==> flow/design.v (excerpt) <==
module float_adder(
    input   clk,
    input   rst,
    input   [31:0]  x,
    input   [31:0]  y,
    output  reg [31:0]  z,
    output  reg [1:0]   overflow, 
    output  reg done
);
Size: about 300 flip-flops, ~100 I/O pins, about 0.022 mm2 of cells after synthesis.
clock: 3.45 ns
lec_check: 0
cap_margin: 20
core_margin: 2
core_utilization: 66
slew_margin: 20
run.sh (not shown) runs the stock make flow with config.mk's settings and CLKGATE_MAP_FILE=.
The baseline finished with setup timing left.
Edit:
- CORE_UTILIZATION: 66 -> 40
- clock period: 3.45 -> 4.33 ns (I/O delays scaled with it)
The changed run went through all stages and came out clean. Area after synthesis does not change. Clock skew came out lower by 0.018 ns. Fmax came out lower by 2.6%.
Edit:
- CORE_UTILIZATION: 40 -> 64
- clock period: 4.33 -> 3.47 ns (I/O delays scaled with it)
Outcome: The new run finished with setup timing left; global-route usage climbs by 18 points; final cell count drops by 2.2%; power climbs by 26%; count of clock-buffer cells in the layout drops by 6; via count climbs by 15%; synthesized cell count stays the same; flip-flop count stays the same; clock power climbs by 12%; setup slack got worse by 0.52 ns; critical path depth drops by 1; die size drops by 37%.
Edit:
- CORE_ASPECT_RATIO: not set -> 0.91
- CORE_UTILIZATION: 64 -> 72
- CTS_CLUSTER_DIAMETER: not set -> 348
- CTS_CLUSTER_SIZE: not set -> 21
- PLACE_DENSITY_LB_ADDON: not set -> 0.29
- SETUP_SLACK_MARGIN: not set -> 0.96
Result: The changed run died in global routing (GRT-0232); die area shrinks by 11%; synthesized area is unchanged; synthesized cell count stays the same.


float_adder again, from the RTL that the note above started with.
Design float_adder, start of the top module:
module float_adder(
    input   clk,
    input   rst,
    input   [31:0]  x,
    input   [31:0]  y,
    output  reg [31:0]  z,
    output  reg [1:0]   overflow, 
    output  reg done
);
clock: 5.0 ns
lec_check: 0
cap_margin: 35
core_margin: 2
core_utilization: 54
gpl_timing_driven: 0
max_routing_layer: met4
place_density_lb_addon: 0.29
slew_margin: 20
tns_end_percent: 35
The baseline finished but failed the layout checks on setup timing.
Edit:
Settings changed: CAP_MARGIN 35 to 20, CORE_UTILIZATION 54 to 59, GPL_TIMING_DRIVEN 0 to default, MAX_ROUTING_LAYER met4 to default, PLACE_DENSITY_LB_ADDON 0.29 to default, TNS_END_PERCENT 35 to default.
Clock period 5.0 ns to 4.33 ns, I/O delays scaled along.
- With this change the flow completed with no timing, DRC or antenna violations
- global-route usage fell by 2.7 points
- combinational power rose by 17%
- clock skew fell by 0.022 ns
- count of clock-buffer cells in the layout fell by 2
- final area rose by 1.2%
Edit:
Settings changed: CORE_ASPECT_RATIO from default to 0.91, CORE_UTILIZATION 59 to 72, CTS_CLUSTER_DIAMETER from default to 348, CTS_CLUSTER_SIZE from default to 21, PLACE_DENSITY_LB_ADDON from default to 0.29.
Clock period 4.33 ns to 3.47 ns, I/O delays scaled along.
After rerunning: Now the flow finished with setup timing left; setup slack gets worse by 0.44 ns; worst hold slack gains 0.035 ns; design area is higher by 3.2%; flip-flop count stays the same; final cell count rose by 1.8%; clock-buffer cell count went down by 19; via count came out higher by 11%; fmax rises by 12%; power increases by 10%.
Edit:
Settings changed: CORE_ASPECT_RATIO 0.91 to default, CORE_UTILIZATION 72 to 40, CTS_CLUSTER_DIAMETER 348 to default, CTS_CLUSTER_SIZE 21 to default, TNS_END_PERCENT from default to 95.
Clock period 3.47 ns to 5.0 ns, I/O delays scaled along.
=> Now the flow ran to the end with no violations; routed wire length fell by 1.6%; worst hold slack improves by 0.025 ns; first-iteration DRC count fell by 51%; global-route usage fell by 22 points; combinational power fell by 41%; worst setup slack improves by 0.80 ns.
Edit:
Settings changed: CAP_MARGIN 20 to 15, GPL_TIMING_DRIVEN from default to 0, MAX_ROUTING_LAYER from default to met4.
Outcome:
- The changed run finished but failed the layout checks on setup timing
- utilization went down by 0.25 points
- worst setup slack loses 0.70 ns
- design area went down by 0.53%
- first-iteration DRC count went up by 8.7%
- via count went up by 3.5%
- combinational power stays flat
- wire length went up by 9.9%
- critical path depth is unchanged
- global-route usage went up by 3.6 points
- power went down by 1.5%


Setup of rev 12:
Starting RTL as in the previous note.
make LEC_CHECK=0 CAP_MARGIN=20 CORE_ASPECT_RATIO=1.82 CORE_MARGIN=9 CORE_UTILIZATION=65 CTS_CLUSTER_DIAMETER=131 GPL_TIMING_DRIVEN=1 SETUP_SLACK_MARGIN=1.62 SLEW_MARGIN=20 finish   # period 5.5 ns
Rev 12: done, clean on timing, DRC and antenna
What rev 13 does differently from rev 12 at the input level:
# rev 12
export LEC_CHECK = 0
export CAP_MARGIN = 20
export CORE_ASPECT_RATIO = 1.82
export CORE_MARGIN = 9
export CORE_UTILIZATION = 65
export CTS_CLUSTER_DIAMETER = 131
export GPL_TIMING_DRIVEN = 1
export SETUP_SLACK_MARGIN = 1.62
export SLEW_MARGIN = 20
create_clock -name core_clock -period 5.5 [get_ports {clk}]
# rev 13
export LEC_CHECK = 0
export CAP_MARGIN = 20
export CORE_MARGIN = 2
export CORE_UTILIZATION = 57
export CTS_CLUSTER_SIZE = 86
export SETUP_SLACK_MARGIN = 0.74
export SLEW_MARGIN = 20
create_clock -name core_clock -period 2.59 [get_ports {clk}]
[summary]
Flow for rev 13 halted at global routing (5_1_grt), error code GRT-0232.
Post-detailed-placement cell area: rev 12 and rev 13 compared, lower one is rev 12
Relative to rev 12, rev 13 degrades placed wire-length estimate.
Looking at core utilization before placement across rev 12 and rev 13, the one that comes out lower is rev 13.


float_adder again, from the RTL that the note above started with.
Settings: LEC_CHECK=0, CAP_MARGIN=20, CORE_MARGIN=2, CORE_UTILIZATION=72, CTS_CLUSTER_DIAMETER=348, CTS_CLUSTER_SIZE=14, PLACE_DENSITY_LB_ADDON=0.29, SETUP_SLACK_MARGIN=0.9, SLEW_MARGIN=20; clock period 3.47 ns.
The baseline died in global routing (5_1_grt).
Then changed:
CORE_UTILIZATION = 64   (was 72)
CTS_CLUSTER_DIAMETER = not set   (was 348)
CTS_CLUSTER_SIZE = not set   (was 14)
PLACE_DENSITY_LB_ADDON = not set   (was 0.29)
SETUP_SLACK_MARGIN = 0.96   (was 0.9)
clock period = 3.5 ns   (was 3.47 ns; I/O delays follow)
After rerunning:
- The changed run ended with an error in global routing (5_1_grt)
- die size is higher by about 12%
- synthesized area does not change
- synthesized cell count is unchanged
Then changed:
CORE_UTILIZATION = 72   (was 64)
CTS_CLUSTER_DIAMETER = 348   (was not set)
PLACE_DENSITY_LB_ADDON = 0.29   (was not set)
SETUP_SLACK_MARGIN = not set   (was 0.96)
clock period = 3.47 ns   (was 3.5 ns; I/O delays follow)
Effect: Now the flow finished with setup timing left. Area after synthesis stays the same. Die size drops by roughly a tenth. Synthesized cell count stays the same.
Then changed:
CORE_UTILIZATION = 57   (was 72)
CTS_CLUSTER_DIAMETER = not set   (was 348)
PLACE_DENSITY_LB_ADDON = not set   (was 0.29)
SETUP_SLACK_MARGIN = 0.57   (was not set)
clock period = 3.45 ns   (was 3.47 ns; I/O delays follow)
Outcome:
- The new run finished but fails on setup timing
- via count falls by a few percent
- utilization falls by 9.6 points
- power rises by a few percent
- global-route usage falls by 13 points


west:
float_adder again, from the RTL that the note above started with.
// float_adder
module float_adder(
    input   clk,
    input   rst,
    input   [31:0]  x,
    input   [31:0]  y,
    output  reg [31:0]  z,
    output  reg [1:0]   overflow, 
    output  reg done
);
clock: 5.0 ns
lec_check: 0
cap_margin: 20
core_margin: 2
core_utilization: 40
slew_margin: 20
### west -> east
Settings: PLACE_DENSITY_LB_ADDON newly set to 0.16; GPL_TIMING_DRIVEN newly set to 0; MAX_ROUTING_LAYER newly set to met4; CTS_CLUSTER_DIAMETER newly set to 248; SETUP_SLACK_MARGIN newly set to 0.42; CORE_UTILIZATION changed from 40 to 54; TNS_END_PERCENT newly set to 15; CAP_MARGIN changed from 20 to 35; CORE_ASPECT_RATIO newly set to 1.48.
Notes after the runs:
- east -> west: flip-flop count delta 0, exact match
- Setup slack is higher on west
- east — global-route usage 16 points higher, west as reference


float_adder again, from the RTL that the note above started with.
## float_adder
module float_adder(
    input   clk,
    input   rst,
    input   [31:0]  x,
    input   [31:0]  y,
    output  reg [31:0]  z,
    output  reg [1:0]   overflow, 
    output  reg done
);
    reg [24:0]  m_x, m_y, m_z;
    reg [7:0]   exp_x, exp_y, exp_z;
    reg [2:0]   state_now;
    reg sign_z;
    reg [31:0]  x_q, y_q;
    reg [24:0] out_x,out_y,mid_y,mid_x;
    reg [7:0] move_tot;
    reg [2:0] bigger;
    parameter start = 3'b000, zerocheck = 3'b001, equalcheck = 3'b010, addm = 3'b011, normal = 3'b100, over = 3'b110;
    always @(posedge clk) begin
        if(!rst)begin
            state_now <= start;
            done <= 1'b0;
        end
        else begin
        done <= 1'b0;
        case(state_now)
            start:
                begin
                    x_q <= x;
                    y_q <= y;
                    bigger <= 2'b00;
                    exp_x <= x[30:23];
                    exp_y <= y[30:23];
                    m_x <= {1'b0, 1'b1, x[22:0]};
                    m_y <= {1'b0, 1'b1, y[22:0]};
                    out_x <= 25'b0;
                    out_y <= 25'b0;
                    move_tot <= 8'b0;
                    mid_y<={24'b0,1'b1};
                    mid_x<={24'b0,1'b1};
                    if((x[30:23] == 8'd255 && x[22:0] != 0) || (y[30:23] == 8'd255 && y[22:0] != 0)) 
                        begin
                            overflow <= 2'b11;
                            state_now <= over;
                            sign_z <= 1'b1;
                            exp_z <= 8'b11111111;
                            m_z <= 23'b11111111111111111111111;
                        end
  ...
make LEC_CHECK=0 CAP_MARGIN=20 CELL_PAD_IN_SITES_GLOBAL_PLACEMENT=0 CORE_ASPECT_RATIO=1.54 CORE_MARGIN=2 CORE_UTILIZATION=72 GPL_TIMING_DRIVEN=1 PLACE_DENSITY=0.95 SLEW_MARGIN=35 TNS_END_PERCENT=85 finish   # period 3.52 ns
The starting point ended with an error in global routing (5_1_grt) on GRT-0116.
Change:
--- a/flow/config.mk
+++ b/flow/config.mk
@@ -8,8 +8,9 @@
 export CAP_MARGIN = 20
-export CELL_PAD_IN_SITES_GLOBAL_PLACEMENT = 0
+export CELL_PAD_IN_SITES_GLOBAL_PLACEMENT = 3
 export CORE_ASPECT_RATIO = 1.54
 export CORE_MARGIN = 2
-export CORE_UTILIZATION = 72
+export CORE_UTILIZATION = 16
+export GPL_ROUTABILITY_DRIVEN = 0
 export GPL_TIMING_DRIVEN = 1
-export PLACE_DENSITY = 0.95
+export PLACE_DENSITY_LB_ADDON = 0.29
 export SLEW_MARGIN = 35
==> flow/constraint.sdc (replaced) <==
create_clock -name core_clock -period 3.02 [get_ports {clk}]
set_input_delay 0.6040 -clock core_clock [delete_from_list [all_inputs] [get_ports {clk}]]
set_output_delay 0.6040 -clock core_clock [all_outputs]
set_load 0.01 [all_outputs]
The new run finished with negative setup slack left.
Synthesized area does not change.
Synthesized cell count stays the same.
Die size climbs to 4.4 times its value.
Change:
==> flow/config.mk (replaced) <==
export PLATFORM = sky130hd
export DESIGN_NAME = float_adder
export DESIGN_NICKNAME = float_adder
export VERILOG_FILES = /design/flow/design.v
export SDC_FILE = /design/flow/constraint.sdc
export NUM_CORES = 4
export LEC_CHECK = 0
export CAP_MARGIN = 20
export CORE_MARGIN = 2
export CORE_UTILIZATION = 62
export SLEW_MARGIN = 20
==> flow/constraint.sdc (replaced) <==
create_clock -name core_clock -period 4.41 [get_ports {clk}]
set_input_delay 0.8820 -clock core_clock [delete_from_list [all_inputs] [get_ports {clk}]]
set_output_delay 0.8820 -clock core_clock [all_outputs]
set_load 0.01 [all_outputs]
Now the flow produced a clean layout.
Final cell count decreases by 40%.
Power decreases by 42%.
Die area decreases by 74%.
Count of clock-buffer cells in the layout decreases by 3.
Design area decreases by 25%.
Change:
--- a/flow/config.mk
+++ b/flow/config.mk
@@ -9,3 +9,5 @@
 export CORE_MARGIN = 2
-export CORE_UTILIZATION = 62
+export CORE_UTILIZATION = 40
+export CTS_CLUSTER_SIZE = 13
+export SETUP_SLACK_MARGIN = 0.13
 export SLEW_MARGIN = 20
==> flow/constraint.sdc (replaced) <==
create_clock -name core_clock -period 2.49 [get_ports {clk}]
set_input_delay 0.4980 -clock core_clock [delete_from_list [all_inputs] [get_ports {clk}]]
set_output_delay 0.4980 -clock core_clock [all_outputs]
set_load 0.01 [all_outputs]
Now the flow reached the layout checks and failed them: negative setup slack.
Hold slack degrades by 0.040 ns.
Wire length went up by 21%.
Clock-buffer cell count rose by 4.
Synthesized area is unchanged.
Maximum frequency grows by 22%.


Starting RTL as in the previous note.
clock: 2.59 ns
lec_check: 0
abc_area: 1
cap_margin: 20
core_margin: 2
core_utilization: 72
cts_cluster_diameter: 397
cts_cluster_size: 10
place_density: 0.4
setup_slack_margin: 0.51
slew_margin: 20
The starting point did not get past global routing on GRT-0116.
Next try:
- SETUP_SLACK_MARGIN: 0.51 -> 0.77
- TNS_END_PERCENT: default -> 10
=> The changed run never finished: it broke off in global routing; area after synthesis stays the same; die area is unchanged; synthesized cell count does not change.
Next try:
- ABC_AREA: 1 -> default
- CORE_UTILIZATION: 72 -> 40
- CTS_CLUSTER_DIAMETER: 397 -> default
- CTS_CLUSTER_SIZE: 10 -> default
- PLACE_DENSITY: 0.4 -> default
- SETUP_SLACK_MARGIN: 0.77 -> 1.15
- TNS_END_PERCENT: 10 -> default
- clock period: 2.59 -> 4.33 ns (I/O delays scaled with it)
=>
- The new run finished with timing, DRC and antenna clean
- synthesized cell count falls by 31%
- synthesized area falls by 11%
- die size rises by 58%
No activity file was given, so power comes from the tool's default toggle rates.
